run 1:
## buck_converter_top
module buck_converter_top #(
    parameter CLK_FREQ = 100_000_000,
    parameter PWM_FREQ = 100_000,
    parameter V_REF = 12'd2048,
    parameter KP = 16'd100,
    parameter KI = 16'd10,
    parameter KD = 16'd5
)(
    input wire clk,
    input wire rst_n,
    input wire [11:0] adc_data,
    input wire adc_valid,
    output wire pwm_out,
    output wire [11:0] voltage_monitor,
    output wire [9:0] duty_cycle_monitor
);
Settings: LEC_CHECK=0, CAP_MARGIN=20, CORE_MARGIN=2, CORE_UTILIZATION=40, CTS_CLUSTER_DIAMETER=399, CTS_CLUSTER_SIZE=100, SLEW_MARGIN=20, TNS_END_PERCENT=20; clock period 10.0 ns.
run.sh (not shown) runs the stock make flow with config.mk's settings and CLKGATE_MAP_FILE=.
Having completed the whole flow, run 1 delivered a layout that passed the timing, design-rule and antenna checks.
The inputs of run 2 differ from those of run 1 as listed below.
- changing CAP_MARGIN from 20 to 5
- removing CTS_CLUSTER_DIAMETER (formerly 399)
- changing SLEW_MARGIN from 20 to 15
- setting ABC_AREA to 0 for the first time
- removing CTS_CLUSTER_SIZE (formerly 100)
- setting CELL_PAD_IN_SITES_GLOBAL_PLACEMENT to 3 for the first time
- removing TNS_END_PERCENT (formerly 20)
Results
Comparing run 2 with run 1, the instance count after placement with tap cells included came out essentially unchanged. Compared to run 1, run 2 has wire length 10% higher. On iteration tally of the first detailed-router pass, the lower figure sits with run 2, not run 1. Comparing run 1 against run 2, there is no change at all in count of clock-buffer cells in the layout.
Edits applied to the flow inputs when going from run 2 to run 3:
- ABC_AREA removed (was 0)
- SLEW_MARGIN changed from 15 to 20
- CELL_PAD_IN_SITES_GLOBAL_PLACEMENT removed (was 3)
- SETUP_SLACK_MARGIN newly set to 2.65
- CTS_CLUSTER_DIAMETER newly set to 386
- CTS_CLUSTER_SIZE newly set to 100
- CAP_MARGIN changed from 5 to 20
Findings:
Setup slack: run 3 less than run 2. Between run 2 and run 3, the flow reports routed wire length on met3 decreasing by more than 10%. Comparing run 2 against run 3, there is no change at all in yosys-reported design area after synthesis. Diff run 3..run 2 | DRC violations left | unchanged. Taking run 2 as the reference, in run 3 wire length moved down, required time at the endpoint of the critical path went down 0.04 ns, final core utilization level, detailed-routed wire length on met2 fell by about 8%. Going from run 2 to run 3, routing usage on met3 decreased by 0.98 points relative to the old numbers.
Here is what was changed in the inputs of run 4 compared with run 3.
- putting GPL_ROUTABILITY_DRIVEN at 0 where nothing was set
- clearing CTS_CLUSTER_SIZE, which used to be 100
- putting CELL_PAD_IN_SITES_GLOBAL_PLACEMENT at 3 where nothing was set
- putting PLACE_DENSITY_LB_ADDON at 0.1 where nothing was set
- putting MIN_ROUTING_LAYER at met2 where nothing was set
- putting ABC_AREA at 1 where nothing was set
- swapping 386 for 335 in CTS_CLUSTER_DIAMETER
- swapping 20 for 5 in CAP_MARGIN
- swapping 20 for 5 in SLEW_MARGIN
- clearing SETUP_SLACK_MARGIN, which used to be 2.65
==> comparison <==
The dominant combinational cell family by area after synthesis comes out simple AND/OR/NAND/NOR gates in one run and adder cells in the other, namely in run 4 and run 3 respectively.
Number of placed instances with taps included up 625 in run 4 wrt run 3
Share of cell area taken by muxes after synthesis: higher on run 3
Run 4: done, clean on timing, DRC and antenna
Run 4 vs. run 3: total stage count of the critical path now sits higher; met1 usage now sits lower; cell area now sits higher; slack of the worst reg-to-reg path now sits higher.
--- input diff run 4..run 5 ---
- changing CAP_MARGIN from 5 to 20
- setting MAX_ROUTING_LAYER to met4 for the first time
- removing CTS_CLUSTER_DIAMETER (formerly 335)
- removing ABC_AREA (formerly 1)
- removing CELL_PAD_IN_SITES_GLOBAL_PLACEMENT (formerly 3)
- removing MIN_ROUTING_LAYER (formerly met2)
- removing PLACE_DENSITY_LB_ADDON (formerly 0.1)
- changing SLEW_MARGIN from 5 to 20
--- outcome ---
Relative to run 4, fraction of the core area covered by cells at the end of the flow has gone up in run 5.
Final routed wirelength across all metal layers (run 5 vs. run 4) decreases by more than a quarter
Diff run 5..run 4 | number of remaining DRC errors | unchanged
Relative to run 4, logic gate fraction of the total cell area increased by 1.2 points in run 5.
The mux share of post-synthesis cell area in run 5 sits 3.8 points above the value recorded for run 4.
The die size reported for run 5 is smaller than that of run 4 by 0.0028 mm².
Run comparison: run 4 most utilized layer in the global route result met3; run 5 most utilized layer in the global route result met2

run A:
buck_converter_top again, from the RTL that the note above started with.
## buck_converter_top
module buck_converter_top #(
    parameter CLK_FREQ = 100_000_000,
    parameter PWM_FREQ = 100_000,
    parameter V_REF = 12'd2048,
    parameter KP = 16'd100,
    parameter KI = 16'd10,
    parameter KD = 16'd5
)(
    input wire clk,
    input wire rst_n,
    input wire [11:0] adc_data,
    input wire adc_valid,
    output wire pwm_out,
    output wire [11:0] voltage_monitor,
    output wire [9:0] duty_cycle_monitor
);
clock: 10.0 ns
lec_check: 0
abc_area: 1
cap_margin: 5
cell_pad_in_sites_global_placement: 3
core_aspect_ratio: 0.92
core_margin: 2
core_utilization: 40
cts_cluster_diameter: 257
gpl_routability_driven: 0
max_routing_layer: met4
min_routing_layer: met2
place_density_lb_addon: 0.1
slew_margin: 25
tns_end_percent: 30
STATUS run=run A STAGES=ALL_DONE FINAL_CHECKS=FAILED CAUSE=design-rule violations
Changes in run B relative to run A:
# run A
export LEC_CHECK = 0
export ABC_AREA = 1
export CAP_MARGIN = 5
export CELL_PAD_IN_SITES_GLOBAL_PLACEMENT = 3
export CORE_ASPECT_RATIO = 0.92
export CORE_MARGIN = 2
export CORE_UTILIZATION = 40
export CTS_CLUSTER_DIAMETER = 257
export GPL_ROUTABILITY_DRIVEN = 0
export MAX_ROUTING_LAYER = met4
export MIN_ROUTING_LAYER = met2
export PLACE_DENSITY_LB_ADDON = 0.1
export SLEW_MARGIN = 25
export TNS_END_PERCENT = 30
create_clock -name core_clock -period 10.0 [get_ports {clk}]
# run B
export LEC_CHECK = 0
export CAP_MARGIN = 20
export CELL_PAD_IN_SITES_DETAIL_PLACEMENT = 2
export CELL_PAD_IN_SITES_GLOBAL_PLACEMENT = 3
export CORE_MARGIN = 2
export CORE_UTILIZATION = 40
export CTS_CLUSTER_DIAMETER = 364
export CTS_CLUSTER_SIZE = 66
export GPL_ROUTABILITY_DRIVEN = 0
export HOLD_SLACK_MARGIN = -0.05
export MAX_ROUTING_LAYER = met4
export SLEW_MARGIN = 30
export TNS_END_PERCENT = 10
create_clock -name core_clock -period 10.0 [get_ports {clk}]
### Flow results
The cell area number comes out lower for run B vs run A. Compared with run A, run B instantiates a smaller number of standard cells. [compare] base=run A new=run B: final cell utilization of the core now larger. Summary across run B and run A: the single failing run is run A. Run A -> stages 100% | layout checks FAIL | design-rule violations.
What run C does differently from run B at the input level:
# run B
export LEC_CHECK = 0
export CAP_MARGIN = 20
export CELL_PAD_IN_SITES_DETAIL_PLACEMENT = 2
export CELL_PAD_IN_SITES_GLOBAL_PLACEMENT = 3
export CORE_MARGIN = 2
export CORE_UTILIZATION = 40
export CTS_CLUSTER_DIAMETER = 364
export CTS_CLUSTER_SIZE = 66
export GPL_ROUTABILITY_DRIVEN = 0
export HOLD_SLACK_MARGIN = -0.05
export MAX_ROUTING_LAYER = met4
export SLEW_MARGIN = 30
export TNS_END_PERCENT = 10
create_clock -name core_clock -period 10.0 [get_ports {clk}]
# run C
export LEC_CHECK = 0
export ABC_AREA = 1
export CAP_MARGIN = 25
export CORE_MARGIN = 2
export CORE_UTILIZATION = 40
export SLEW_MARGIN = 15
create_clock -name core_clock -period 10.0 [get_ports {clk}]
Run C finished all stages; the layout is clean. Run C against run B: logic area now sits higher, setup slack at placement climbed 0.55 ns. Looking at startpoint of the most critical setup path, the pwm_gen.duty_reg[0] result is from run C; the pid_ctrl.error[12] one comes from run B. Going from run B to run C, global-route usage over all layers decreased 4.3 points, final worst-path cycle share went down, actual slew at the worst max-slew pin increased 0.099 ns. Run C vs run B: total core area up by a little under 10%. Count of buffers not belonging to the clock network in the layout sits lower in run C than in run B. [compare] base=run B new=run C: post-layout instance count excluding filler cells increased 29%; synthesized cell count increased 596.
--- input diff run C..run D ---
# run C
export LEC_CHECK = 0
export ABC_AREA = 1
export CAP_MARGIN = 25
export CORE_MARGIN = 2
export CORE_UTILIZATION = 40
export SLEW_MARGIN = 15
create_clock -name core_clock -period 10.0 [get_ports {clk}]
# run D
export LEC_CHECK = 0
export CAP_MARGIN = 20
export CORE_MARGIN = 2
export CORE_UTILIZATION = 40
export CTS_CLUSTER_DIAMETER = 367
export CTS_CLUSTER_SIZE = 98
export SLEW_MARGIN = 20
export TNS_END_PERCENT = 15
create_clock -name core_clock -period 10.0 [get_ports {clk}]
==> comparison <==
Comparing run D and run C, number of tapcells is higher on run C. Run D against run C: total negative slack neither gained nor lost much; register bit count reported by yosys about even. Reported for run D and run C, post-CTS resize count turned out identical to the last digit. On run D: worst setup slack is 0.48 ns lower than what run C gave. Run D vs run C: synthesized area down by a few percent. Count of cell instances traversed by the critical path, run D and run C, higher one = run C. Delta (run D minus run C): final area went down by about 6.6%, minimum clock period after layout went up by 0.48 ns.
